Setup of build 42:
Design comm_top, start of the top module:
module comm_top(
  input wire sys_clk,
  input wire sys_clk_rst,
  input wire rst,
  input wire bit_in, 
  output wire bit_out, 
  output wire [7:0] data_trans, 
  output wire [7:0] data_recev 
);
  wire [15:0] en_hamming_code; 
  wire [13:0] de_hamming_code; 
Tx_top my_Tx_top(
  .sys_clk(sys_clk),
  .sys_clk_rst(sys_clk_rst),
  .rst(rst),
  .data_out(data_trans), 
  .hammingcode(en_hamming_code),
  .fsk_out(bit_out) 
);
Rx_top my_Rx_top(
  .sys_clk(sys_clk),
  .sys_clk_rst(sys_clk_rst),
  .rst(rst),
  .bit_in(bit_in), 
  .hammingcode(de_hamming_code),
  .sig_out(data_recev) 
);
endmodule
Settings: LEC_CHECK=0, ABC_AREA=1, CAP_MARGIN=20, CORE_MARGIN=2, CORE_UTILIZATION=72, CTS_CLUSTER_DIAMETER=277, CTS_CLUSTER_SIZE=37, HOLD_SLACK_MARGIN=0.3, SETUP_SLACK_MARGIN=-0.15, SLEW_MARGIN=20; clock period 2.51 ns.
run.sh (not shown) runs the stock make flow with config.mk's settings and CLKGATE_MAP_FILE=.
In build 42 the implementation ran to completion but is not tape-out ready, as the final checks report negative setup slack.
Changes in build 69 relative to build 42:
diff --git a/flow/config.mk b/flow/config.mk
--- a/flow/config.mk
+++ b/flow/config.mk
@@ -10,7 +10,3 @@
 export CORE_MARGIN = 2
 export CORE_UTILIZATION = 72
-export CTS_CLUSTER_DIAMETER = 277
-export CTS_CLUSTER_SIZE = 37
-export HOLD_SLACK_MARGIN = 0.3
-export SETUP_SLACK_MARGIN = -0.15
 export SLEW_MARGIN = 20
==> flow/constraint.sdc <==
create_clock -name core_clock -period 2.33 [get_ports {sys_clk}]
set_input_delay 0.4660 -clock core_clock [delete_from_list [all_inputs] [get_ports {sys_clk}]]
set_output_delay 0.4660 -clock core_clock [all_outputs]
set_load 0.01 [all_outputs]
Results
- my_Rx_top.my_S2P.cnt[1] as the startpoint of the most critical setup path was reported by build 69, and my_Rx_top.my_S2P.cnt[2] by build 42.
- Against build 42, non-clock buffer count in build 69 rose by more than 10%.
- Finished, but not clean: build 69, with negative setup slack.
- Delta (build 69 minus build 42): power after layout grew by about 0.7%; time the worst path needs with I/O delays and setup grew by 0.074 ns; global-route track usage on met1 grew by 1.1 points.
## Diff of input files: build 46 against build 69
diff --git a/flow/config.mk b/flow/config.mk
--- a/flow/config.mk
+++ b/flow/config.mk
@@ -6,7 +6,8 @@
 export NUM_CORES = 4
 export LEC_CHECK = 0
-export ABC_AREA = 1
 export CAP_MARGIN = 20
 export CORE_MARGIN = 2
 export CORE_UTILIZATION = 72
+export CTS_CLUSTER_DIAMETER = 202
+export SETUP_SLACK_MARGIN = -0.2
 export SLEW_MARGIN = 20
==> flow/constraint.sdc <==
create_clock -name core_clock -period 3.07 [get_ports {sys_clk}]
set_input_delay 0.6140 -clock core_clock [delete_from_list [all_inputs] [get_ports {sys_clk}]]
set_output_delay 0.6140 -clock core_clock [all_outputs]
set_load 0.01 [all_outputs]
==> comparison <==
When build 46 is measured against build 69, its static leakage turns out about 17% lower.
Of build 69 and build 46, none finishes clean.
Finished, but not clean: build 46, with negative setup slack.
[flow] build 69 | stages: complete | final checks: fail | reason: negative setup slack
The aoi/oai-family share of the synthesized area on build 46 is in line with that on build 69.
Of build 69 and build 46, build 46 shows the lower global router's overall resource usage, with build 69 above it.
Going from build 69 to build 46, HPWL after detailed placement shrank by more than 10%.
The run showing the smaller via count of the first global-routing pass is build 46.
Looking at register-to-register slack, build 46 sits 0.62 ns above build 69.
On critical path depth: build 46 sits below build 69.
Reported for build 69 and build 46, TritonCTS buffer count turned out identical to the last digit.
Between build 69 and build 46, the flow reports well tap count decreasing by a few percent.
The following lists how build 73 was set up differently from build 46:
diff --git a/flow/config.mk b/flow/config.mk
--- a/flow/config.mk
+++ b/flow/config.mk
@@ -8,6 +8,4 @@
 export CAP_MARGIN = 20
 export CORE_MARGIN = 2
-export CORE_UTILIZATION = 72
-export CTS_CLUSTER_DIAMETER = 202
-export SETUP_SLACK_MARGIN = -0.2
+export CORE_UTILIZATION = 40
 export SLEW_MARGIN = 20
==> flow/constraint.sdc <==
create_clock -name core_clock -period 2.51 [get_ports {sys_clk}]
set_input_delay 0.5020 -clock core_clock [delete_from_list [all_inputs] [get_ports {sys_clk}]]
set_output_delay 0.5020 -clock core_clock [all_outputs]
set_load 0.01 [all_outputs]
## What came out
The flow completed for build 73, but it is not clean: the layout still shows negative setup slack. Layout checks on build 46: not met. Flow itself completed; violations: negative setup slack. Changes observed in build 73 relative to build 46: utilization after layout went down 37 points, share of power burned in the clock network -0.2 points, H-tree depth reported by CTS did not really move. Routed length on met1, build 46 and build 73: smaller value in build 46. Looking at number of cells on the critical path, build 73 sits 1 lower than build 46 does. Clock-buffer cell count in build 73 is 2 below build 46. Maximum frequency in build 73 is about 4.4% above build 46. Arrival time of the worst setup path in build 73 vs build 46: down 0.27 ns. In the tables for build 46 and build 73, tightest slew margin relative to the limit reads higher with build 73. Relative to build 46, the sequential fraction of total cell area of build 73 is lower by 1.7 points.

comm_top again, from the RTL that the note above started with.
Settings: LEC_CHECK=0, ABC_AREA=1, CAP_MARGIN=5, CELL_PAD_IN_SITES_DETAIL_PLACEMENT=0, CELL_PAD_IN_SITES_GLOBAL_PLACEMENT=2, CORE_MARGIN=7, CORE_UTILIZATION=39, CTS_CLUSTER_DIAMETER=65, GPL_ROUTABILITY_DRIVEN=1, GPL_TIMING_DRIVEN=1, MAX_ROUTING_LAYER=met5, MIN_ROUTING_LAYER=met1, SETUP_SLACK_MARGIN=0.46, SLEW_MARGIN=10, TNS_END_PERCENT=65; clock period 2.7 ns.
The baseline completed, yet does not pass: negative setup slack.
Edit:
--- a/flow/config.mk
+++ b/flow/config.mk
@@ -6,13 +6,13 @@
 export NUM_CORES = 4
 export LEC_CHECK = 0
-export ABC_AREA = 1
+export ABC_AREA = 0
 export CAP_MARGIN = 5
 export CELL_PAD_IN_SITES_DETAIL_PLACEMENT = 0
-export CELL_PAD_IN_SITES_GLOBAL_PLACEMENT = 2
+export CELL_PAD_IN_SITES_GLOBAL_PLACEMENT = 1
 export CORE_MARGIN = 7
 export CORE_UTILIZATION = 39
 export CTS_CLUSTER_DIAMETER = 65
 export GPL_ROUTABILITY_DRIVEN = 1
-export GPL_TIMING_DRIVEN = 1
+export GPL_TIMING_DRIVEN = 0
 export MAX_ROUTING_LAYER = met5
 export MIN_ROUTING_LAYER = met1
=> The changed run produced a layout that fails on negative setup slack; worst setup slack is worse by 0.41 ns; sequential share of layout area goes up by 3.8 points; global-route usage went down by 1.3 points; die area goes down by 3.4%; core utilization came out lower by 3.3 points; area after synthesis drops by 3.7%; power climbs by 3.5%; via count shrinks by 16%; clock skew barely changes; design area decreases by 9.8%; worst hold slack barely changes.
Edit:
==> flow/config.mk (replaced) <==
export PLATFORM = sky130hd
export DESIGN_NAME = comm_top
export DESIGN_NICKNAME = comm_top
export VERILOG_FILES = /design/flow/design.v
export SDC_FILE = /design/flow/constraint.sdc
export NUM_CORES = 4
export LEC_CHECK = 0
export CAP_MARGIN = 20
export CORE_MARGIN = 2
export CORE_UTILIZATION = 68
export CTS_CLUSTER_SIZE = 37
export SLEW_MARGIN = 20
==> flow/constraint.sdc (replaced) <==
create_clock -name core_clock -period 4.0 [get_ports {sys_clk}]
set_input_delay 0.8000 -clock core_clock [delete_from_list [all_inputs] [get_ports {sys_clk}]]
set_output_delay 0.8000 -clock core_clock [all_outputs]
set_load 0.01 [all_outputs]
This time the run went through all stages and came out clean.
Total power falls by 34%.
Non-clock buffer count falls by 61.
Synthesized cell count does not change.
Via count falls by 0.48%.
Global-route usage rises by 12 points.
Clock-buffer cell count rises by 4.
Cell area falls by 9.4%.
Hold slack barely changes.
Fmax falls by 7.4%.
Flip-flop count is unchanged.
Sequential share of layout area rises by 4.0 points.
Edit:
--- a/flow/config.mk
+++ b/flow/config.mk
@@ -8,5 +8,5 @@
 export CAP_MARGIN = 20
 export CORE_MARGIN = 2
-export CORE_UTILIZATION = 68
-export CTS_CLUSTER_SIZE = 37
+export CORE_UTILIZATION = 66
+export SETUP_SLACK_MARGIN = 1.67
 export SLEW_MARGIN = 20
==> flow/constraint.sdc (replaced) <==
create_clock -name core_clock -period 5.92 [get_ports {sys_clk}]
set_input_delay 1.1840 -clock core_clock [delete_from_list [all_inputs] [get_ports {sys_clk}]]
set_output_delay 1.1840 -clock core_clock [all_outputs]
set_load 0.01 [all_outputs]
Result: The changed run produced a clean layout; global-route usage went down by 0.57 points; die size went up by about 3%; worst setup slack improved by 1.8 ns; cell count went down by about 0.5%; final area went up by about 0.32%; power went down by 26%; synthesized area is unchanged; non-clock buffer count went down by 9; hold slack hardly moves; combinational power went down by about 33%.
Edit:
--- a/flow/config.mk
+++ b/flow/config.mk
@@ -8,5 +8,4 @@
 export CAP_MARGIN = 20
 export CORE_MARGIN = 2
-export CORE_UTILIZATION = 66
-export SETUP_SLACK_MARGIN = 1.67
+export CORE_UTILIZATION = 40
 export SLEW_MARGIN = 20
==> flow/constraint.sdc (replaced) <==
create_clock -name core_clock -period 4.2 [get_ports {sys_clk}]
set_input_delay 0.8400 -clock core_clock [delete_from_list [all_inputs] [get_ports {sys_clk}]]
set_output_delay 0.8400 -clock core_clock [all_outputs]
set_load 0.01 [all_outputs]
Outcome:
- sequential power goes up by well over a third
- total power went up by a quarter to a third
- via count decreases by a few percent
- setup slack got worse by 1.7 ns
- non-clock buffer count increases by 9
- critical path depth rises by 2
- combinational power went up by well over a third
- hold slack stays flat
- routed wire length shrinks by a few percent
- register-to-register slack is worse by 1.7 ns
- final area climbs slightly

comm_top again, from the RTL that the note above started with.
==> flow/design.v (excerpt) <==
module comm_top(
  input wire sys_clk,
  input wire sys_clk_rst,
  input wire rst,
  input wire bit_in, 
  output wire bit_out, 
  output wire [7:0] data_trans, 
  output wire [7:0] data_recev 
);
Settings: LEC_CHECK=0, ABC_AREA=1, CAP_MARGIN=20, CORE_MARGIN=2, CORE_UTILIZATION=72, CTS_CLUSTER_DIAMETER=384, CTS_CLUSTER_SIZE=19, PLACE_DENSITY=0.85, SETUP_SLACK_MARGIN=0.44, SLEW_MARGIN=20; clock period 2.33 ns.
The baseline did not get past global routing (5_1_grt) (DPL-0038).
Change:
- HOLD_SLACK_MARGIN: default -> 0.29
- PLACE_DENSITY: 0.85 -> 0.78
- SETUP_SLACK_MARGIN: 0.44 -> -0.12
- SLEW_MARGIN: 20 -> 40
After rerunning: This time the run completed and failed the layout checks on setup timing. Die size stays the same. Area after synthesis stays the same. Synthesized cell count is unchanged.
Change:
- CORE_ASPECT_RATIO: default -> 1.35
- CTS_CLUSTER_DIAMETER: 384 -> 400
- CTS_CLUSTER_SIZE: 19 -> 98
- PLACE_DENSITY: 0.78 -> default
- SETUP_SLACK_MARGIN: -0.12 -> -0.23
- SLEW_MARGIN: 40 -> 20
- TNS_END_PERCENT: default -> 15
=> The changed run ran to the end with violations: setup timing; clock skew goes up by 4.2 ps; sequential cell count does not change; wire length decreases slightly; core utilization decreases by 1.1 points; total power fell slightly; die area hardly moves; first-iteration DRC count decreases by roughly a tenth; sequential share of layout area rises by 0.77 points; final area fell by a few percent; global-route usage grows by 2.2 points; via count decreases slightly.
Change:
- ABC_AREA: 1 -> default
- CORE_ASPECT_RATIO: 1.35 -> default
- CORE_UTILIZATION: 72 -> 60
- CTS_CLUSTER_DIAMETER: 400 -> default
- CTS_CLUSTER_SIZE: 98 -> default
- HOLD_SLACK_MARGIN: 0.29 -> default
- SETUP_SLACK_MARGIN: -0.23 -> default
- TNS_END_PERCENT: 15 -> default
- clock period: 2.33 -> 4.22 ns (I/O delays scaled with it)
What happened:
- With this change the flow ran to the end with no violations
- sequential share of layout area rises by 5.1 points
- non-clock buffer count fell by 98
- final area fell by 12%
Power is estimated from default activity; no workload was simulated.
